## distorter_pipelined_368
module distorter_pipelined_368 #(parameter INT_WIDTH = 4,
                                 FRACT_WIDTH = 12,
                                 DATA_WIDTH = INT_WIDTH + FRACT_WIDTH)
                                (input wire clk_368,
                                 input wire rst_n,
                                 input wire signed [DATA_WIDTH-1 : 0] in_r,
                                 input wire signed [DATA_WIDTH-1 : 0] in_i,
                                 input wire signed [DATA_WIDTH-1 : 0] a10_r,
                                 input wire signed [DATA_WIDTH-1 : 0] a10_i,
                                 input wire signed [DATA_WIDTH-1 : 0] a30_r,
                                 input wire signed [DATA_WIDTH-1 : 0] a30_i,
                                 input wire signed [DATA_WIDTH-1 : 0] a50_r,
                                 input wire signed [DATA_WIDTH-1 : 0] a50_i,
                                 output reg signed [DATA_WIDTH-1 : 0] out_r,
                                 output reg signed [DATA_WIDTH-1 : 0] out_i);
    wire signed [2*DATA_WIDTH-1 : 0] xin_r, xin_i;
  ...
For scale: ~11000 cells after synthesis, ~610 flip-flops, roughly 160 I/O pins.
export LEC_CHECK = 0
export ABC_AREA = 0
export CAP_MARGIN = 5
export CELL_PAD_IN_SITES_GLOBAL_PLACEMENT = 1
export CORE_ASPECT_RATIO = 1.93
export CORE_MARGIN = 5
export CORE_UTILIZATION = 46
export CTS_CLUSTER_DIAMETER = 139
export GPL_TIMING_DRIVEN = 0
export HOLD_SLACK_MARGIN = 0.1
export MAX_ROUTING_LAYER = met4
export MIN_ROUTING_LAYER = met1
export SLEW_MARGIN = 40
export TNS_END_PERCENT = 5
create_clock -name core_clock -period 7.78 [get_ports {clk_368}]
run.sh (not shown) runs the stock make flow with config.mk's settings and CLKGATE_MAP_FILE=.
The baseline finished but failed the layout checks on setup timing.
Rerun with:
- ABC_AREA: 0 -> unset
- CAP_MARGIN: 5 -> 20
- CELL_PAD_IN_SITES_GLOBAL_PLACEMENT: 1 -> unset
- CORE_ASPECT_RATIO: 1.93 -> unset
- CORE_MARGIN: 5 -> 2
- CORE_UTILIZATION: 46 -> 40
- CTS_CLUSTER_DIAMETER: 139 -> unset
- GPL_TIMING_DRIVEN: 0 -> unset
- HOLD_SLACK_MARGIN: 0.1 -> unset
- MAX_ROUTING_LAYER: met4 -> unset
- MIN_ROUTING_LAYER: met1 -> unset
- SLEW_MARGIN: 40 -> 20
- TNS_END_PERCENT: 5 -> unset
- clock period: 7.78 -> 8.64 ns (I/O delays scaled with it)
=> Now the flow finished with timing, DRC and antenna clean; via count came out lower by 6.3%; synthesized cell count does not change; worst setup slack improved by 0.40 ns; cell area came out lower by 2.6%; synthesized area does not change; clock-buffer cell count came out higher by 12; core utilization came out lower by 7.6 points; final cell count came out higher by 1.2%.
Rerun with:
- CORE_UTILIZATION: 40 -> 72
- PLACE_DENSITY_LB_ADDON: unset -> 0.01
- clock period: 8.64 -> 7.13 ns (I/O delays scaled with it)
The new run produced a layout that fails on setup timing.
Synthesized area is unchanged.
Via count went up by a little under a tenth.
Final area went up by a few percent.
Cell count went down by a few percent.
Wire length went up by a little under a tenth.
Core utilization went up by 39 points.
Rerun with:
- CAP_MARGIN: 20 -> 15
- PLACE_DENSITY_LB_ADDON: 0.01 -> unset
- clock period: 7.13 -> 5.98 ns (I/O delays scaled with it)
Effect: The changed run finished with setup timing left; final cell count grows by 4.8%; via count came out higher by about 8%; non-clock buffer count climbs by 685.

* * *

The RTL this note starts from:
==> flow/design.v <==
module distorter_pipelined_368 #(parameter INT_WIDTH = 4,
                                 FRACT_WIDTH = 12,
                                 DATA_WIDTH = INT_WIDTH + FRACT_WIDTH)
                                (input wire clk_368,
                                 input wire rst_n,
                                 input wire signed [DATA_WIDTH-1 : 0] in_r,
                                 input wire signed [DATA_WIDTH-1 : 0] in_i,
                                 input wire signed [DATA_WIDTH-1 : 0] a10_r,
                                 input wire signed [DATA_WIDTH-1 : 0] a10_i,
                                 input wire signed [DATA_WIDTH-1 : 0] a30_r,
                                 input wire signed [DATA_WIDTH-1 : 0] a30_i,
                                 input wire signed [DATA_WIDTH-1 : 0] a50_r,
                                 input wire signed [DATA_WIDTH-1 : 0] a50_i,
                                 output reg signed [DATA_WIDTH-1 : 0] out_r,
                                 output reg signed [DATA_WIDTH-1 : 0] out_i);
    wire signed [2*DATA_WIDTH-1 : 0] xin_r, xin_i;
    wire signed [DATA_WIDTH-1 : 0] xin_trunc_r, xin_trunc_i;
    wire signed [DATA_WIDTH-1 : 0] abs_squared;
    wire signed [2*DATA_WIDTH-1 : 0] abs_pwr_four;
    wire signed [DATA_WIDTH-1 : 0] abs_pwr_four_trunc;
    wire signed [2*DATA_WIDTH-1 : 0] half_mul1_r;
    wire signed [DATA_WIDTH-1 : 0] half_mul1_trunc_r;
    wire signed [2*DATA_WIDTH-1 : 0] half_mul1_i;
    wire signed [DATA_WIDTH-1 : 0] half_mul1_trunc_i;
    wire signed [DATA_WIDTH-1 : 0] add1_r;
    wire signed [DATA_WIDTH-1 : 0] add1_i;
    wire signed [2*DATA_WIDTH-1 : 0] half_mul2_r;
    wire signed [DATA_WIDTH-1 : 0] half_mul2_trunc_r;
    wire signed [2*DATA_WIDTH-1 : 0] half_mul2_i;
    wire signed [DATA_WIDTH-1 : 0] half_mul2_trunc_i;
    wire signed [DATA_WIDTH-1 : 0] add2_r;
    wire signed [DATA_WIDTH-1 : 0] add2_i;
    wire signed [2*DATA_WIDTH-1 : 0] mul1;
    wire signed [DATA_WIDTH-1 : 0] mul1_trunc;
    wire signed [2*DATA_WIDTH-1 : 0] mul2;
    wire signed [DATA_WIDTH-1 : 0] mul2_trunc;
    wire signed [2*DATA_WIDTH-1 : 0] mul3;
    wire signed [DATA_WIDTH-1 : 0] mul3_trunc;
    wire signed [2*DATA_WIDTH-1 : 0] mul4;
    wire signed [DATA_WIDTH-1 : 0] mul4_trunc;
    reg signed [DATA_WIDTH-1 : 0] in_r_reg1, in_i_reg1, in_r_reg2, in_i_reg2, in_r_reg3, in_i_reg3, in_r_reg4, in_i_reg4;
    wire signed [DATA_WIDTH-1 : 0] out_r_comb, out_i_comb;
    reg signed [DATA_WIDTH-1 : 0] a10_r_reg1, a10_i_reg1, a10_r_reg2, a10_i_reg2, a10_r_reg3, a10_i_reg3;
    reg signed [DATA_WIDTH-1 : 0] a30_r_reg1, a30_i_reg1, a30_r_reg2, a30_i_reg2;
    reg signed [DATA_WIDTH-1 : 0] a50_r_reg1, a50_i_reg1, a50_r_reg2, a50_i_reg2, a50_r_reg3, a50_i_reg3;
    reg signed [DATA_WIDTH-1 : 0] abs_squared_reg;
    reg signed [DATA_WIDTH-1 : 0] half_mul1_trunc_r_reg, half_mul1_trunc_i_reg;
    reg signed [DATA_WIDTH-1 : 0] abs_pwr_four_trunc_reg;
    reg signed [DATA_WIDTH-1 : 0] add1_r_reg, add1_i_reg;
    reg signed [DATA_WIDTH-1 : 0] half_mul2_trunc_r_reg, half_mul2_trunc_i_reg;
    reg signed [DATA_WIDTH-1 : 0] add2_r_reg;
    reg signed [DATA_WIDTH-1 : 0] add2_i_reg;
    reg signed [DATA_WIDTH-1 : 0] in_r_reg5, in_i_reg5;
    always@(posedge clk_368 or negedge rst_n)
    begin
        if (!rst_n)
        begin
            in_r_reg1              <= 'd0;
            in_i_reg1              <= 'd0;
            in_r_reg2              <= 'd0;
            in_i_reg2              <= 'd0;
            in_r_reg3              <= 'd0;
            in_i_reg3              <= 'd0;
            in_r_reg4              <= 'd0;
            in_i_reg4              <= 'd0;
            out_r                  <= 'd0;
            out_i                  <= 'd0;
            a10_r_reg1             <= 'd0;
            a10_i_reg1             <= 'd0;
            a10_r_reg2             <= 'd0;
            a10_i_reg2             <= 'd0;
            a10_r_reg3             <= 'd0;
            a10_i_reg3             <= 'd0;
            a30_r_reg1             <= 'd0;
            a30_i_reg1             <= 'd0;
            a30_r_reg2             <= 'd0;
            a30_i_reg2             <= 'd0;
            a50_r_reg1             <= 'd0;
            a50_i_reg1             <= 'd0;
            a50_r_reg2             <= 'd0;
            a50_i_reg2             <= 'd0;
            a50_r_reg3             <= 'd0;
            a50_i_reg3             <= 'd0;
            abs_squared_reg        <= 'd0;
            half_mul1_trunc_r_reg  <= 'd0;
            half_mul1_trunc_i_reg  <= 'd0;
            abs_pwr_four_trunc_reg <= 'd0;
            add1_r_reg             <= 'd0;
            add1_i_reg             <= 'd0;
            half_mul2_trunc_r_reg  <= 'd0;
            half_mul2_trunc_i_reg  <= 'd0;
            add2_r_reg             <= 'd0;
            add2_i_reg             <= 'd0;
            in_r_reg5              <= 'd0;
            in_i_reg5              <= 'd0;
        end
        else
        begin
            in_r_reg1              <= in_r;
            in_i_reg1              <= in_i;
            in_r_reg2              <= in_r_reg1;
            in_i_reg2              <= in_i_reg1;
            in_r_reg3              <= in_r_reg2;
            in_i_reg3              <= in_i_reg2;
            in_r_reg4              <= in_r_reg3;
            in_i_reg4              <= in_i_reg3;
            out_r                  <= out_r_comb;
            out_i                  <= out_i_comb;
            a10_r_reg1             <= a10_r;
            a10_i_reg1             <= a10_i;
            a10_r_reg2             <= a10_r_reg1;
            a10_i_reg2             <= a10_i_reg1;
            a10_r_reg3             <= a10_r_reg2;
            a10_i_reg3             <= a10_i_reg2;
            a30_r_reg1             <= a30_r;
            a30_i_reg1             <= a30_i;
            a30_r_reg2             <= a30_r_reg1;
            a30_i_reg2             <= a30_i_reg1;
            a50_r_reg1             <= a50_r;
            a50_i_reg1             <= a50_i;
            a50_r_reg2             <= a50_r_reg1;
            a50_i_reg2             <= a50_i_reg1;
            a50_r_reg3             <= a50_r_reg2;
            a50_i_reg3             <= a50_i_reg2;
            abs_squared_reg        <= abs_squared;
            half_mul1_trunc_r_reg  <= half_mul1_trunc_r;
            half_mul1_trunc_i_reg  <= half_mul1_trunc_i;
            abs_pwr_four_trunc_reg <= abs_pwr_four_trunc;
            add1_r_reg             <= add1_r;
            add1_i_reg             <= add1_i;
            half_mul2_trunc_r_reg  <= half_mul2_trunc_r;
            half_mul2_trunc_i_reg  <= half_mul2_trunc_i;
            add2_r_reg             <= add2_r;
            add2_i_reg             <= add2_i;
            in_r_reg5              <= in_r_reg4;
            in_i_reg5              <= in_i_reg4;
        end
    end
    assign xin_r       = in_r_reg1 * in_r_reg1;
    assign xin_trunc_r = xin_r >> (FRACT_WIDTH);
    assign xin_i       = in_i_reg1 * in_i_reg1;
    assign xin_trunc_i = xin_i >> (FRACT_WIDTH);
    assign abs_squared = xin_trunc_r + xin_trunc_i;
    assign abs_pwr_four       = abs_squared_reg * abs_squared_reg;
    assign abs_pwr_four_trunc = abs_pwr_four >> (FRACT_WIDTH);
    assign half_mul1_r       = abs_squared_reg * a30_r_reg2;
    assign half_mul1_trunc_r = half_mul1_r >> (FRACT_WIDTH);
    assign half_mul1_i       = abs_squared_reg * a30_i_reg2;
    assign half_mul1_trunc_i = half_mul1_i >> (FRACT_WIDTH);
    assign add1_r = half_mul1_trunc_r_reg + a10_r_reg3;
    assign add1_i = half_mul1_trunc_i_reg + a10_i_reg3;
    assign half_mul2_r       = abs_pwr_four_trunc_reg * a50_r_reg3;
    assign half_mul2_trunc_r = half_mul2_r >> (FRACT_WIDTH);
    assign half_mul2_i       = abs_pwr_four_trunc_reg * a50_i_reg3;
    assign half_mul2_trunc_i = half_mul2_i >> (FRACT_WIDTH);
    assign add2_r = half_mul2_trunc_r_reg + add1_r_reg;
    assign add2_i = half_mul2_trunc_i_reg + add1_i_reg;
    assign mul1       = add2_r_reg * in_r_reg5;
    assign mul1_trunc = mul1 >> (FRACT_WIDTH);
    assign mul2       = add2_i_reg * in_i_reg5;
    assign mul2_trunc = mul2 >> (FRACT_WIDTH);
    assign mul3       = add2_r_reg * in_i_reg5;
    assign mul3_trunc = mul3 >> (FRACT_WIDTH);
    assign mul4       = add2_i_reg * in_r_reg5;
    assign mul4_trunc = mul4 >> (FRACT_WIDTH);
    assign out_r_comb = mul1_trunc - mul2_trunc;
    assign out_i_comb = mul3_trunc + mul4_trunc;
endmodule
clock: 9.0 ns
lec_check: 0
abc_area: 1
cap_margin: 20
cell_pad_in_sites_detail_placement: 2
cell_pad_in_sites_global_placement: 1
core_margin: 2
core_utilization: 40
cts_cluster_diameter: 283
setup_slack_margin: -0.79
slew_margin: 20
Rerun with:
- CELL_PAD_IN_SITES_DETAIL_PLACEMENT: 2 -> 1
- CORE_ASPECT_RATIO: default -> 1.05
- CORE_UTILIZATION: 40 -> 51
Outcome: Area after synthesis stays the same; utilization increases by 11 points; first-iteration DRC count grows by 4.3%; flip-flop count is unchanged; setup slack degrades by 100 ps.
Rerun with:
- ABC_AREA: 1 -> default
- CELL_PAD_IN_SITES_DETAIL_PLACEMENT: 1 -> default
- CELL_PAD_IN_SITES_GLOBAL_PLACEMENT: 1 -> default
- CORE_ASPECT_RATIO: 1.05 -> default
- CORE_UTILIZATION: 51 -> 40
- CTS_CLUSTER_DIAMETER: 283 -> default
- SETUP_SLACK_MARGIN: -0.79 -> default
Design area falls by 3.0%; via count fell by 13%; cell count came out lower by 8.1%; routed wire length drops by 21%; maximum frequency went down by 3.6%; sequential share of layout area climbs by 0.37 points.
Rerun with:
- ABC_AREA: default -> 1
- CELL_PAD_IN_SITES_DETAIL_PLACEMENT: default -> 1
- CELL_PAD_IN_SITES_GLOBAL_PLACEMENT: default -> 1
- CORE_ASPECT_RATIO: default -> 0.81
- CTS_CLUSTER_DIAMETER: default -> 283
- GPL_ROUTABILITY_DRIVEN: default -> 1
- GPL_TIMING_DRIVEN: default -> 0
- HOLD_SLACK_MARGIN: default -> 0.07
- PLACE_DENSITY_LB_ADDON: default -> 0.01
- SETUP_SLACK_MARGIN: default -> -0.79
- SLEW_MARGIN: 20 -> 35
=> With this change the flow finished but failed the layout checks on negative setup slack; synthesized cell count increases by 19%; setup slack got worse by 1100 ps; first-iteration DRC count increases by 20%.

* * *

build 15:
// distorter_pipelined_368: RTL as listed in full above, without the edits since
clock: 6.83 ns
lec_check: 0
cap_margin: 15
core_margin: 2
core_utilization: 72
cts_cluster_size: 72
hold_slack_margin: -0.08
setup_slack_margin: 0.64
slew_margin: 40
Build 15 ran in full, but the layout does not pass; the checks complain about negative setup slack.
Inputs modified between build 15 and build 62:
# build 15
export LEC_CHECK = 0
export CAP_MARGIN = 15
export CORE_MARGIN = 2
export CORE_UTILIZATION = 72
export CTS_CLUSTER_SIZE = 72
export HOLD_SLACK_MARGIN = -0.08
export SETUP_SLACK_MARGIN = 0.64
export SLEW_MARGIN = 40
create_clock -name core_clock -period 6.83 [get_ports {clk_368}]
# build 62
export LEC_CHECK = 0
export CAP_MARGIN = 20
export CORE_MARGIN = 2
export CORE_UTILIZATION = 64
export SLEW_MARGIN = 20
create_clock -name core_clock -period 3.68 [get_ports {clk_368}]
### Flow results
Via count in build 62 vs build 15: down 484. Delta (build 62 minus build 15): via density per instance lower; final design instance area without fill now larger; post-route worst setup slack lost 2.94 ns; first-iteration DRC count -1405; floorplan die height climbed 6.0%. Build 62: flow complete, layout not clean; failing: negative setup slack.
For build 38, these inputs were changed with respect to build 62:
# build 62
export LEC_CHECK = 0
export CAP_MARGIN = 20
export CORE_MARGIN = 2
export CORE_UTILIZATION = 64
export SLEW_MARGIN = 20
create_clock -name core_clock -period 3.68 [get_ports {clk_368}]
# build 38
export LEC_CHECK = 0
export CAP_MARGIN = 20
export CORE_MARGIN = 2
export CORE_UTILIZATION = 25
export SLEW_MARGIN = 20
create_clock -name core_clock -period 8.64 [get_ports {clk_368}]
--- outcome ---
out_i[15] as the critical path capture point was reported by build 62, and out_r[15] by build 38. No stage failed in build 38, and the final checks on the layout all came back clean. The remaining design rule violation count was comparable across build 62 and build 38. Build 62 → build 38: fraction of area in registers rose by 1.0 points; area fraction in full adders, half adders and majority gates stayed essentially flat. Compared to build 62, build 38 has via count about 9% lower. In build 38, number of instances in the placed design is higher than in build 62. When the final numbers for build 62 and build 38 were put side by side, the die area turned out to be smaller in build 62.
> inputs changed (build 38 -> build 58)
# build 38
export LEC_CHECK = 0
export CAP_MARGIN = 20
export CORE_MARGIN = 2
export CORE_UTILIZATION = 25
export SLEW_MARGIN = 20
create_clock -name core_clock -period 8.64 [get_ports {clk_368}]
# build 58
export LEC_CHECK = 0
export CAP_MARGIN = 20
export CELL_PAD_IN_SITES_DETAIL_PLACEMENT = 2
export CORE_MARGIN = 2
export CORE_UTILIZATION = 40
export SETUP_SLACK_MARGIN = -0.79
export SLEW_MARGIN = 20
create_clock -name core_clock -period 9.0 [get_ports {clk_368}]
Build 58 got as far as 5_1_grt, where a tool error ended the run. Looking only at final RePlAce weighted congestion, and setting everything else aside, the higher value of build 58 and build 38 goes to build 58. From build 38 to build 58, synthesized area per cell did not move at all. Between build 58 and build 38, the difference in area fraction in mux cells is negligible. Build 58 — detailed placement HPWL 75% higher, build 38 as reference.
Modified inputs, build 67 compared to build 58
# build 58
export LEC_CHECK = 0
export CAP_MARGIN = 20
export CELL_PAD_IN_SITES_DETAIL_PLACEMENT = 2
export CORE_MARGIN = 2
export CORE_UTILIZATION = 40
export SETUP_SLACK_MARGIN = -0.79
export SLEW_MARGIN = 20
create_clock -name core_clock -period 9.0 [get_ports {clk_368}]
# build 67
export LEC_CHECK = 0
export CAP_MARGIN = 20
export CELL_PAD_IN_SITES_GLOBAL_PLACEMENT = 2
export CORE_MARGIN = 2
export CORE_UTILIZATION = 32
export SLEW_MARGIN = 25
create_clock -name core_clock -period 13.9 [get_ports {clk_368}]
==> comparison <==
Build 67 finished every step from synthesis to the final layout, and the layout passed the timing, DRC and antenna checks.
Delta (build 67 minus build 58): global placer's final weighted congestion now smaller; synthesized-area fraction occupied by xor and xnor cells comparable.
Diff build 67..build 58 | netlist area before placement | unchanged
In the tables for build 58 and build 67, effective utilization at floorplan reads higher with build 58.
HPWL after detailed placement down 160 mm in build 67 wrt build 58
Build 67 vs. build 58: total die area increased about 25%, count of H-tree levels built during CTS about even, vertical die dimension increased 12%.
Between build 58 and build 67, the standard-cell row count is higher for build 67.
Build 67 against build 58: number of buffers added by the clock tree synthesis step went up 5; number of cells after detailed placement went up 831.
Relative to build 67, the following input files were edited for build 75:
# build 67
export LEC_CHECK = 0
export CAP_MARGIN = 20
export CELL_PAD_IN_SITES_GLOBAL_PLACEMENT = 2
export CORE_MARGIN = 2
export CORE_UTILIZATION = 32
export SLEW_MARGIN = 25
create_clock -name core_clock -period 13.9 [get_ports {clk_368}]
# build 75
export LEC_CHECK = 0
export CAP_MARGIN = 20
export CORE_MARGIN = 2
export CORE_UTILIZATION = 9
export SLEW_MARGIN = 20
create_clock -name core_clock -period 9.0 [get_ports {clk_368}]
==> comparison <==
The flow did not stop early for build 75: all stages ran, and the layout cleared the timing, DRC and antenna checks. When build 75 is measured against build 67, its met1 global-route usage turns out 18 points lower. On worst relative slew slack, the higher figure sits with build 67, not build 75. Build 75 -> build 67: area used by sequential logic in the layout flat. Global-route track usage on met3 in build 75 is 1.1 points below build 67. Via count, build 75 vs build 67: up slightly. Build 75 has starting utilization of the core area below what build 67 had. Of build 67 and build 75, the run reporting the lower shortest period the worst path allows was build 75.
